## P
==> flow/design.v (excerpt) <==
module int_calc(clk, rst, start, A, B, done, int_add, int_sub, int_mul, int_div, int_mod, addCo, addCy, subCo, subCy);
Size: roughly 340 flip-flops, ~300 I/O pins.
==> flow/config.mk <==
export PLATFORM = sky130hd
export DESIGN_NAME = int_calc
export DESIGN_NICKNAME = int_calc
export VERILOG_FILES = /design/flow/design.v
export SDC_FILE = /design/flow/constraint.sdc
export NUM_CORES = 4
export LEC_CHECK = 0
export ABC_AREA = 1
export CAP_MARGIN = 20
export CORE_MARGIN = 2
export CORE_UTILIZATION = 72
export CTS_CLUSTER_DIAMETER = 41
export CTS_CLUSTER_SIZE = 83
export HOLD_SLACK_MARGIN = -0.08
export PLACE_DENSITY = 0.67
export SETUP_SLACK_MARGIN = 1.66
export SLEW_MARGIN = 20
==> flow/constraint.sdc <==
create_clock -name core_clock -period 10.1 [get_ports {clk}]
set_input_delay 2.0200 -clock core_clock [delete_from_list [all_inputs] [get_ports {clk}]]
set_output_delay 2.0200 -clock core_clock [all_outputs]
set_load 0.01 [all_outputs]
run.sh (not shown) runs the stock make flow with config.mk's settings and CLKGATE_MAP_FILE=.
Completing all stages was not enough for P: its layout failed the final checks because of negative setup slack.
#### Input delta (Q over P)
# P
export LEC_CHECK = 0
export ABC_AREA = 1
export CAP_MARGIN = 20
export CORE_MARGIN = 2
export CORE_UTILIZATION = 72
export CTS_CLUSTER_DIAMETER = 41
export CTS_CLUSTER_SIZE = 83
export HOLD_SLACK_MARGIN = -0.08
export PLACE_DENSITY = 0.67
export SETUP_SLACK_MARGIN = 1.66
export SLEW_MARGIN = 20
create_clock -name core_clock -period 10.1 [get_ports {clk}]
# Q
export LEC_CHECK = 0
export CAP_MARGIN = 20
export CORE_MARGIN = 2
export CORE_UTILIZATION = 58
export SETUP_SLACK_MARGIN = 1.5
export SLEW_MARGIN = 20
create_clock -name core_clock -period 10.7 [get_ports {clk}]
Notes after the runs:
Area of all placed cells without fillers, Q and P, lower one = Q. Sequential power went down by a few percent going from P to Q. | number of unique standard cell types used by synthesis | Q vs P | 38 higher |. Summary of Q over P: switching share of power now sits lower, via count now sits lower, xor and xnor fraction of the mapped netlist area now sits higher. Sequential share of power (higher): Q. There was hardly any difference in sequential cell area in the final layout between Q and P. STATUS run=Q STAGES=ALL_DONE FINAL_CHECKS=FAILED CAUSE=negative setup slack. In P the implementation ran to completion but is not tape-out ready, as the final checks report negative setup slack. Cells: Q has fewer instances than P.
Here is what was changed in the inputs of R compared with Q.
# Q
export LEC_CHECK = 0
export CAP_MARGIN = 20
export CORE_MARGIN = 2
export CORE_UTILIZATION = 58
export SETUP_SLACK_MARGIN = 1.5
export SLEW_MARGIN = 20
create_clock -name core_clock -period 10.7 [get_ports {clk}]
# R
export LEC_CHECK = 0
export CAP_MARGIN = 20
export CORE_MARGIN = 2
export CORE_UTILIZATION = 40
export SETUP_SLACK_MARGIN = 1.5
export SLEW_MARGIN = 20
create_clock -name core_clock -period 19.2 [get_ports {clk}]
--- outcome ---
R reached the end of the flow, and the finished layout is clean on the timing, DRC and antenna checks. The core region area of R is higher than that of Q. On cell count, the lower figure sits with Q, not R. Any difference in design area between Q and R is small enough to ignore. Total routing resource utilization after global routing: R vs Q down 8.6 points. When R is measured against Q, its number of global-route vias before repair turns out 145 lower. Against Q, R comes in 6800 ps higher on critical path required time. Post-route total power | R below Q. R: floorplan utilization lower than Q. Measured against each other, Q and R differ in post-cts repair resize count, the lower figure coming from R. Combinational gate area across Q and R: no real change.
[inputs] S vs R
# R
export LEC_CHECK = 0
export CAP_MARGIN = 20
export CORE_MARGIN = 2
export CORE_UTILIZATION = 40
export SETUP_SLACK_MARGIN = 1.5
export SLEW_MARGIN = 20
create_clock -name core_clock -period 19.2 [get_ports {clk}]
# S
export LEC_CHECK = 0
export CAP_MARGIN = 20
export CORE_MARGIN = 2
export CORE_UTILIZATION = 61
export SETUP_SLACK_MARGIN = 1.5
export SLEW_MARGIN = 20
create_clock -name core_clock -period 13.2 [get_ports {clk}]
### Flow results
Re average routed wire per standard cell: R was lower than S.
The flow for S finished, though final verification flagged negative setup slack.
Taking R over S, the total power ratio works out to 0.69.
Changes observed in S relative to R: share of the core filled with cells in the final layout increased 26 points; cell count went down; row count went down.
What T does differently from S at the input level:
# S
export LEC_CHECK = 0
export CAP_MARGIN = 20
export CORE_MARGIN = 2
export CORE_UTILIZATION = 61
export SETUP_SLACK_MARGIN = 1.5
export SLEW_MARGIN = 20
create_clock -name core_clock -period 13.2 [get_ports {clk}]
# T
export LEC_CHECK = 0
export ABC_AREA = 1
export CAP_MARGIN = 20
export CORE_MARGIN = 2
export CORE_UTILIZATION = 65
export HOLD_SLACK_MARGIN = -0.08
export SETUP_SLACK_MARGIN = -0.77
export SLEW_MARGIN = 20
create_clock -name core_clock -period 10.1 [get_ports {clk}]
[summary]
Post-layout period usage of the worst path in T vs S: up 40 points
Summary of T over S: inverter count of the layout excluding clock inverters moved up, non-clock buffer count moved up, design area moved up, switching power of the nets moved up, summed standard-cell area reported by yosys moved up.
STATUS run=T STAGES=ALL_DONE FINAL_CHECKS=FAILED CAUSE=negative setup slack

---

== job 1210 ==
int_calc again, from the RTL that the note above started with.
Settings: LEC_CHECK=0, ABC_AREA=1, CAP_MARGIN=20, CORE_MARGIN=2, CORE_UTILIZATION=72, CTS_CLUSTER_SIZE=23, PLACE_DENSITY=0.79, SLEW_MARGIN=20; clock period 12.2 ns.
Although job 1210 finished all stages, its layout failed final checks on negative setup slack.
## Diff of input files: job 2351 against job 1210
- PLACE_DENSITY no longer set, was 0.79
- SETUP_SLACK_MARGIN now 1.5, previously not set
- ABC_AREA no longer set, was 1
- CTS_CLUSTER_SIZE now 31, was 23
- the clock period (ns, I/O delays scaled along) now 15.0, was 12.2
Job 2351 finished all stages; layout check result: FAIL, due to negative setup slack.
Job 1210 consumes more power than job 2351.
Final routed wirelength across all metal layers delta (job 2351 − job 1210): favourable
Of the two values seen for cell with the biggest individual delay on the critical path, fa_1 was produced by job 2351 and fa_2 by job 1210.
Sequential share of cell area: job 2351 vs job 1210 up 2.0 points
Job 1210 → job 2351: leakage power went down, final clock period utilization by the worst path went down, number of ordinary and repair buffers in the finished layout went down, share of total power in the clock network went up, detailed-router iteration count before antenna repair went down.
## Diff of input files: job 2711 against job 2351
- a deleted CTS_CLUSTER_SIZE that had been 31
- a change of CORE_UTILIZATION from 72 to 43
- a change of the clock period (ns, I/O delays scaled along) from 15.0 to 10.6
## What came out
Layout checks on job 2711: not met. Flow itself completed; violations: negative setup slack.
In job 2711 relative to job 2351, number of tap instances had gone up by more than half.
The die extent in y number comes out lower for job 2351 vs job 2711.
Per the comparison of job 2711 with job 2351, I/O pin count neither gained nor lost much, total power increased 39%, total non-filler cell area in the finished layout higher, sequential share of layout area went down by 0.72 points, yosys stat chip area barely changed.
[diff] minimum setup slack in the final design, job 2711 relative to job 2351: regression
## Diff of input files: job 7761 against job 2711
- SETUP_SLACK_MARGIN now 2.57, was 1.5
- HOLD_SLACK_MARGIN now 0.3, previously not set
- CTS_CLUSTER_SIZE now 12, previously not set
- CAP_MARGIN now 0, was 20
- PLACE_DENSITY now 0.42, previously not set
- CORE_UTILIZATION now 72, was 43
- ABC_AREA now 1, previously not set
- TNS_END_PERCENT now 10, previously not set
- CTS_CLUSTER_DIAMETER now 387, previously not set
Notes after the runs:
- Compared job 2711 against job 7761; clock skew within noise.
- Fraction of the yosys area taken by sequential cells is lower on job 7761
- Diff job 7761 and job 2711: number of clock-tree buffers in the layout higher in job 7761
- When job 7761 is measured against job 2711, its register-to-register slack turns out 0.55 ns higher.
- Between job 2711 and job 7761, the sequential cell area in the final layout does not differ in any meaningful way.
- Total length of routed met3 wires ended up about 200% higher on job 7761 than on job 2711.
- Although job 2711 finished all stages, its layout failed final checks on negative setup slack.
- Final checks on job 7761, whose flow otherwise completed, came back failing, citing negative setup slack.
- Compared with job 2711, job 7761 degrades total length of routed wires.
- Job 2711 → job 7761: internal power lower; final cell count higher.

---

The RTL this note starts from:
==> flow/design.v <==
`timescale 1ns / 1ps
module adder_1bit(a, b, ci, s, co);
	input wire a,b,ci;
	output wire s,co;
	and (c1,a,b), (c2,b,ci), (c3,a,ci);
	xor (s1,a,b), (s,s1,ci);
	or (co,c1,c2,c3);
endmodule
`timescale 1ns / 1ps
module adder_32bits(A, B, Ctr, S, Co,Cy);
	parameter size=32;
   input [size:1] A;
   input [size:1] B;
   input Ctr;
   output [size:1] S;
   output Co;
	output Cy;
	wire[size-1:1]  Ctemp;
	wire[size:1]    Bo;
	assign Bo={32{Ctr}}^B;
adder_1bit 	A1(.a(A[1]),.b(Bo[1]),.ci(Ctr),.s(S[1]),.co(Ctemp[1])),
		A2(A[2],Bo[2],Ctemp[1],S[2],Ctemp[2]),
		A3(A[3],Bo[3],Ctemp[2],S[3],Ctemp[3]),
		A4(A[4],Bo[4],Ctemp[3],S[4],Ctemp[4]),
		A5(A[5],Bo[5],Ctemp[4],S[5],Ctemp[5]),
		A6(A[6],Bo[6],Ctemp[5],S[6],Ctemp[6]),
		A7(A[7],Bo[7],Ctemp[6],S[7],Ctemp[7]),
		A8(A[8],Bo[8],Ctemp[7],S[8],Ctemp[8]),
		A9(A[9],Bo[9],Ctemp[8],S[9],Ctemp[9]),
		A10(A[10],Bo[10],Ctemp[9],S[10],Ctemp[10]),
		A11(A[11],Bo[11],Ctemp[10],S[11],Ctemp[11]),
		A12(A[12],Bo[12],Ctemp[11],S[12],Ctemp[12]),
		A13(A[13],Bo[13],Ctemp[12],S[13],Ctemp[13]),
		A14(A[14],Bo[14],Ctemp[13],S[14],Ctemp[14]),
		A15(A[15],Bo[15],Ctemp[14],S[15],Ctemp[15]),
		A16(A[16],Bo[16],Ctemp[15],S[16],Ctemp[16]),
		A17(A[17],Bo[17],Ctemp[16],S[17],Ctemp[17]),
		A18(A[18],Bo[18],Ctemp[17],S[18],Ctemp[18]),
		A19(A[19],Bo[19],Ctemp[18],S[19],Ctemp[19]),
		A20(A[20],Bo[20],Ctemp[19],S[20],Ctemp[20]),
		A21(A[21],Bo[21],Ctemp[20],S[21],Ctemp[21]),
		A22(A[22],Bo[22],Ctemp[21],S[22],Ctemp[22]),
		A23(A[23],Bo[23],Ctemp[22],S[23],Ctemp[23]),
		A24(A[24],Bo[24],Ctemp[23],S[24],Ctemp[24]),
		A25(A[25],Bo[25],Ctemp[24],S[25],Ctemp[25]),
		A26(A[26],Bo[26],Ctemp[25],S[26],Ctemp[26]),
		A27(A[27],Bo[27],Ctemp[26],S[27],Ctemp[27]),
		A28(A[28],Bo[28],Ctemp[27],S[28],Ctemp[28]),
		A29(A[29],Bo[29],Ctemp[28],S[29],Ctemp[29]),
		A30(A[30],Bo[30],Ctemp[29],S[30],Ctemp[30]),
		A31(A[31],Bo[31],Ctemp[30],S[31],Ctemp[31]),
		A32(A[32],Bo[32],Ctemp[31],S[32],Co);
		assign Cy=(!(A[32]^Bo[32]))*(A[32]^S[32]);
endmodule
module mul_32_32_64(clk, rst, start, a, b, out, idle);
   input clk;
   input rst;
   input start;
   input [31:0] a, b;
   output reg [63:0] out;
   output idle;
   reg [63:0]        out_r;
   parameter START = 1'b0, CALC = 1'b1;
   reg [4:0]         count;
   reg               state;
   reg               last;
   wire [33:0]       tmp_sum;
   wire [33:0]       a_ext;
   wire [33:0]       addend;
   wire [2:0]        booth;
   assign idle = (state == START);
   assign a_ext = {{2{a[31]}}, a};
   assign booth = {out_r[1:0], last};
   assign addend = (booth[1] ^ booth[0]) ? a_ext : {a_ext[32:0], 1'b0} & {34{booth[2] ^ booth[0]}};
   assign tmp_sum = {{2{out_r[63]}}, out_r[63:32]} + (addend ^ {34{booth[2]}}) + {33'b0, booth[2]};
   always @(posedge clk) begin
      if (rst) begin
         state <= START;
         count <= 5'b00000;
      end else begin
      case (state)
        START: begin
           if (start) begin
              out_r <= {32'b0, b};
              last <= 1'b0;
              count <= 5'b00000;
              state <= CALC;
           end
        end
        CALC: begin
           if (~count[4]) begin
              count <= count + 1;
              out_r[63:30] <= tmp_sum[33:0];
              out_r[29:0] <= out_r[31:2];
              last <= out_r[1];
           end  
           else begin
              out <= out_r;
              state <= START;
              count <= 5'b00000;
           end
        end  
        default:;
      endcase  
      end
   end  
endmodule  
module div_64_32_32(clk, rst, start, a, b, quo, mod, idle);
   input clk;
   input rst;
   input start;
   input [63:0] a;
   input [31:0] b;
   output reg [31:0] quo, mod;
   output idle;
   reg [31:0]        quo_r;
   reg [33:0]        mod_r;
   parameter START = 2'b00, CALC = 2'b01, FIN = 2'b11;
   reg [1:0]         state;
   reg [4:0]         count;
   wire [33:0]       b_ext;
   wire [33:0]       tmp_sum;
   reg               op;
   assign idle = (state == START);
   assign b_ext = {2'b00, b};
   assign tmp_sum = mod_r + (b_ext ^ {34{op}}) + {33'b0, op};
   always @(posedge clk) begin
      if (rst) begin
         state <= START;
         count <= 5'b00000;
      end else begin
      case (state)
        START: begin
           if (start) begin
              mod_r <= {1'b0, a[63:31]};
              quo_r <= {a[30:0], 1'b0};
              op <= 1;     
              count <= 5'b00000;
              state <= CALC;
           end
        end
        CALC: begin
           if (count != 5'b11111) begin
              mod_r <= {tmp_sum[32:0], quo_r[31]};
              quo_r <= {quo_r[30:0], ~tmp_sum[33]};
              op <= ~tmp_sum[33];
              count <= count + 1;
           end
           else begin
              quo_r <= {quo_r[30:0], ~tmp_sum[33]};
              mod_r <= tmp_sum[33] ? tmp_sum + b_ext : tmp_sum;
              state <= FIN;
              count <= 5'b00000;
           end
        end
        FIN: begin
           quo <= quo_r;
           mod <= mod_r[31:0];
           state <= START;
           count <= 5'b00000;
        end
        default: state <= START;
      endcase  
      end
   end  
endmodule  
module int_calc(clk, rst, start, A, B, done, int_add, int_sub, int_mul, int_div, int_mod, addCo, addCy, subCo, subCy);
   input clk;
   input rst;
   input start;
   input [63:0] A;
   input [31:0] B;
   output done;
   output [31:0] int_add;
   output [31:0] int_sub;
   output [63:0] int_mul;
   output [31:0] int_div;
   output [31:0] int_mod;
	output addCo;
	output addCy;
	output subCo;
	output subCy;
   reg [31:0] a_r;
   reg [31:0] b_r;
   reg        busy;
   wire       mul_idle;
   wire       div_idle;
   assign done = busy & mul_idle & div_idle;
   always @(posedge clk) begin
      if (start) begin
         a_r <= A[31:0];
         b_r <= B;
      end
      if (rst) busy <= 1'b0;
      else if (start) busy <= 1'b1;
      else if (done) busy <= 1'b0;
   end
   adder_32bits adder(.A(a_r),
                      .B(b_r),
                      .Ctr(1'b0),
                      .S(int_add),
                      .Co(addCo),
                      .Cy(addCy));
   adder_32bits suber(.A(a_r),
                      .B(b_r),
                      .Ctr(1'b1),
                      .S(int_sub),
                      .Co(subCo),
                      .Cy(subCy));
   mul_32_32_64 muler(.clk(clk),
                      .rst(rst),
                      .start(start),
                      .a(a_r),
                      .b(B),
                      .out(int_mul),
                      .idle(mul_idle));
   div_64_32_32 diver(.clk(clk),
                      .rst(rst),
                      .start(start),
                      .a(A),
                      .b(b_r),
                      .quo(int_div),
                      .mod(int_mod),
                      .idle(div_idle));
endmodule  
clock: 15.0 ns
lec_check: 0
cap_margin: 20
core_margin: 2
core_utilization: 72
cts_cluster_size: 23
slew_margin: 20
The baseline reached the layout checks and failed them: negative setup slack.
Edit:
- CTS_CLUSTER_SIZE: 23 -> unset
- PLACE_DENSITY_LB_ADDON: unset -> 0.27
The changed run ran to the end with violations: negative setup slack.
Global-route usage went down by 1.4 points.
Area after synthesis does not change.
Combinational power is about the same.
Power fell by 0.72%.
Worst setup slack improves by 0.11 ns.
Non-clock buffer count increases by 2.
Power is estimated from default activity; no workload was simulated.
